## MIPS
module MIPS(
	input clk,
	input rst_n,
	input cpu_en,
	input [7:0] data_read,
	input ram_send,
	input ram_receive,
	output reg cpu_send,
	output reg cpu_receive,
	output reg cpu_ready,
	output reg [15:0] data_addr,
	output reg [7:0] data_store,
	output reg [1:0] mem_ctrl, 
	output reg done
	);
For scale: about 2300 cells after synthesis, about 270 flip-flops, about 43 I/O pins.
make LEC_CHECK=0 CAP_MARGIN=20 CORE_MARGIN=4 CORE_UTILIZATION=40 CTS_CLUSTER_DIAMETER=292 SETUP_SLACK_MARGIN=2.75 SLEW_MARGIN=20 TNS_END_PERCENT=60 finish   # period 10.0 ns
run.sh (not shown) runs the stock make flow with config.mk's settings and CLKGATE_MAP_FILE=.
==> next run, changes <==
Settings changed: CORE_MARGIN 4 to 2, CORE_UTILIZATION 40 to 66, CTS_CLUSTER_DIAMETER 292 to not set, SETUP_SLACK_MARGIN 2.75 to not set, TNS_END_PERCENT 60 to not set.
Clock period 10.0 ns to 3.36 ns, I/O delays scaled along.
The changed run completed with no timing, DRC or antenna violations.
Power climbs to 2.8 times its value.
Maximum frequency climbs by a quarter to a third.
Clock skew drops by 0.0033 ns.
Utilization climbs by 31 points.
Clock-buffer cell count drops by 7.
Design area climbs by a few percent.
Wire length climbs by a few percent.
Clock power climbs to 2.7 times its value.
Final cell count drops by a few percent.
Via count climbs by roughly a tenth.
==> next run, changes <==
Settings changed: ABC_AREA set to 1, CORE_UTILIZATION 66 to 71, CTS_CLUSTER_DIAMETER set to 224, CTS_CLUSTER_SIZE set to 37, GPL_ROUTABILITY_DRIVEN set to 0, MAX_ROUTING_LAYER set to met4, PLACE_DENSITY_LB_ADDON set to 0.07, SETUP_SLACK_MARGIN set to 0.77.
Clock period 3.36 ns to 2.71 ns, I/O delays scaled along.
With this change the flow ended with an error in 5_1_grt.
Die area came out lower by roughly a tenth.
Area after synthesis decreases by a few percent.
Synthesized cell count came out higher by about a fifth.
==> next run, changes <==
Settings changed: CORE_UTILIZATION 71 to 64, CTS_CLUSTER_DIAMETER 224 to not set, CTS_CLUSTER_SIZE 37 to not set, GPL_ROUTABILITY_DRIVEN 0 to not set, MAX_ROUTING_LAYER met4 to not set, PLACE_DENSITY_LB_ADDON 0.07 to not set, SETUP_SLACK_MARGIN 0.77 to not set.
Clock period 2.71 ns to 2.46 ns, I/O delays scaled along.
After rerunning:
- This time the run finished with negative setup slack left
- synthesized cell count is unchanged
- die area went up by roughly a tenth
- area after synthesis is unchanged
==> next run, changes <==
Settings changed: ABC_AREA 1 to not set, CAP_MARGIN 20 to 40, CORE_ASPECT_RATIO set to 0.96, CORE_UTILIZATION 64 to 32, GPL_TIMING_DRIVEN set to 1, PLACE_DENSITY_LB_ADDON set to 0.09, SLEW_MARGIN 20 to 5.
Clock period 2.46 ns to 10.0 ns, I/O delays scaled along.
What happened: With this change the flow finished clean; utilization is lower by 47 points; clock power is lower by 72%; sequential share of layout area is higher by 2.1 points; first-iteration DRC count is lower by 69%; setup slack gains 6.0 ns; power is lower by 74%; synthesized area is higher by 4.8%; hold slack loses 0.031 ns; cell area is lower by 8.3%; flip-flop count stays the same.

========
## v33
MIPS again, from the RTL that the note above started with.
Settings: LEC_CHECK=0, ABC_AREA=1, CAP_MARGIN=25, CELL_PAD_IN_SITES_DETAIL_PLACEMENT=2, CELL_PAD_IN_SITES_GLOBAL_PLACEMENT=3, CORE_ASPECT_RATIO=0.81, CORE_MARGIN=7, CORE_UTILIZATION=37, CTS_CLUSTER_SIZE=90, GPL_ROUTABILITY_DRIVEN=1, HOLD_SLACK_MARGIN=0.29, MAX_ROUTING_LAYER=met5, MIN_ROUTING_LAYER=met1, PLACE_DENSITY_LB_ADDON=0.29, SLEW_MARGIN=20, TNS_END_PERCENT=100; clock period 3.15 ns.
v33 completed end to end with timing, DRC and antenna clean.
Relative to v33, the following input files were edited for v57:
# v33
export LEC_CHECK = 0
export ABC_AREA = 1
export CAP_MARGIN = 25
export CELL_PAD_IN_SITES_DETAIL_PLACEMENT = 2
export CELL_PAD_IN_SITES_GLOBAL_PLACEMENT = 3
export CORE_ASPECT_RATIO = 0.81
export CORE_MARGIN = 7
export CORE_UTILIZATION = 37
export CTS_CLUSTER_SIZE = 90
export GPL_ROUTABILITY_DRIVEN = 1
export HOLD_SLACK_MARGIN = 0.29
export MAX_ROUTING_LAYER = met5
export MIN_ROUTING_LAYER = met1
export PLACE_DENSITY_LB_ADDON = 0.29
export SLEW_MARGIN = 20
export TNS_END_PERCENT = 100
create_clock -name core_clock -period 3.15 [get_ports {clk}]
# v57
export LEC_CHECK = 0
export ABC_AREA = 0
export CAP_MARGIN = 15
export CELL_PAD_IN_SITES_DETAIL_PLACEMENT = 0
export CORE_MARGIN = 7
export CORE_UTILIZATION = 65
export GPL_ROUTABILITY_DRIVEN = 1
export MIN_ROUTING_LAYER = met1
export PLACE_DENSITY_LB_ADDON = 0.24
export SETUP_SLACK_MARGIN = 0.61
export SLEW_MARGIN = 20
export TNS_END_PERCENT = 100
create_clock -name core_clock -period 3.43 [get_ports {clk}]
### Flow results
Higher number of tap instances among v57 and v33: v33. Count of placed standard cells including taps: v57 and v33 compared, lower one is v57. Sort v57 and v33 by xor and xnor area share after synthesis desc -> top: v57. Synthesized area was lower in the run labelled v33. Delta (v57 minus v33): setup slack after layout climbed 0.14 ns, aggregate negative setup slack barely changed, area fraction in compound gates after synthesis dropped 7.0 points. Critical path capture point = data_addr[13]$_SDFFE_PN0P_: v57; critical path capture point = PC[9]$_SDFFE_PN0P_: v33.
Relative to v57, the following input files were edited for v47:
# v57
export LEC_CHECK = 0
export ABC_AREA = 0
export CAP_MARGIN = 15
export CELL_PAD_IN_SITES_DETAIL_PLACEMENT = 0
export CORE_MARGIN = 7
export CORE_UTILIZATION = 65
export GPL_ROUTABILITY_DRIVEN = 1
export MIN_ROUTING_LAYER = met1
export PLACE_DENSITY_LB_ADDON = 0.24
export SETUP_SLACK_MARGIN = 0.61
export SLEW_MARGIN = 20
export TNS_END_PERCENT = 100
create_clock -name core_clock -period 3.43 [get_ports {clk}]
# v47
export LEC_CHECK = 0
export ABC_AREA = 1
export CAP_MARGIN = 20
export CELL_PAD_IN_SITES_GLOBAL_PLACEMENT = 0
export CORE_ASPECT_RATIO = 1.05
export CORE_MARGIN = 2
export CORE_UTILIZATION = 26
export GPL_ROUTABILITY_DRIVEN = 1
export HOLD_SLACK_MARGIN = 0.06
export MIN_ROUTING_LAYER = met1
export PLACE_DENSITY = 0.78
export SLEW_MARGIN = 20
export TNS_END_PERCENT = 35
create_clock -name core_clock -period 2.41 [get_ports {clk}]
Findings:
Weighted congestion reported at the end of routability-driven placement for v47: about 10% down relative to v57
Total power: v47 above v57
Core utilization (higher): v57
Summary across v57 and v47: the single failing run is v47.
v47: flow complete, layout not clean; failing: negative setup slack
Setup changes, v47 to v37
# v47
export LEC_CHECK = 0
export ABC_AREA = 1
export CAP_MARGIN = 20
export CELL_PAD_IN_SITES_GLOBAL_PLACEMENT = 0
export CORE_ASPECT_RATIO = 1.05
export CORE_MARGIN = 2
export CORE_UTILIZATION = 26
export GPL_ROUTABILITY_DRIVEN = 1
export HOLD_SLACK_MARGIN = 0.06
export MIN_ROUTING_LAYER = met1
export PLACE_DENSITY = 0.78
export SLEW_MARGIN = 20
export TNS_END_PERCENT = 35
create_clock -name core_clock -period 2.41 [get_ports {clk}]
# v37
export LEC_CHECK = 0
export CAP_MARGIN = 20
export CORE_MARGIN = 2
export CORE_UTILIZATION = 23
export SLEW_MARGIN = 20
create_clock -name core_clock -period 4.36 [get_ports {clk}]
Results
v37 ended with every stage complete and zero timing, DRC or antenna violations.
When v37 is set beside v47, its critical path's largest stage delay turns out to be 0.06 ns larger.
v37 against v47; peak clock frequency supported by timing is down by more than a quarter.
Looking at fraction of power consumed by sequential logic, v37 sits 1.9 points below v47.
The register area in v37 sits 31 um2 below the value recorded for v47.
v37 vs. v47: routed metal-1 wirelength increased by 2.3% relative to the old numbers; met2 track demand over resource decreased by 7.7 points relative to the old numbers; count of clock-net buffers in the final layout increased by 8 relative to the old numbers.
Summary of the comparison: share of the clock period used by the worst path after layout is lower in v37, relative to v47.
diff inputs: v37 => v22
# v37
export LEC_CHECK = 0
export CAP_MARGIN = 20
export CORE_MARGIN = 2
export CORE_UTILIZATION = 23
export SLEW_MARGIN = 20
create_clock -name core_clock -period 4.36 [get_ports {clk}]
# v22
export LEC_CHECK = 0
export CAP_MARGIN = 20
export CORE_MARGIN = 2
export CORE_UTILIZATION = 40
export SLEW_MARGIN = 20
create_clock -name core_clock -period 10.0 [get_ports {clk}]
Findings:
For the wire length reported by the detailed router, v22 came in 6.3% lower than v37 did.
Taking v37 as the reference, in v22 sequential group share of total power increased 0.4 points, number of global-route vias before repair went down by 0.70%, utilization shows an increase of 18 points, number of placement rows saw a decrease.
v22 went all the way through the flow, and no timing, DRC or antenna check failed.
Setup slack in v22 is larger than in v37.
Relative to v37, the final cell area reported for v22 is lower.
Delta (v22 minus v37): count of non-CTS buffers in the layout shrank by 42, area share of buffers outside the clock network lower, detailed router's first-iteration violation count lower.
Power and IR drop assume default switching activity.
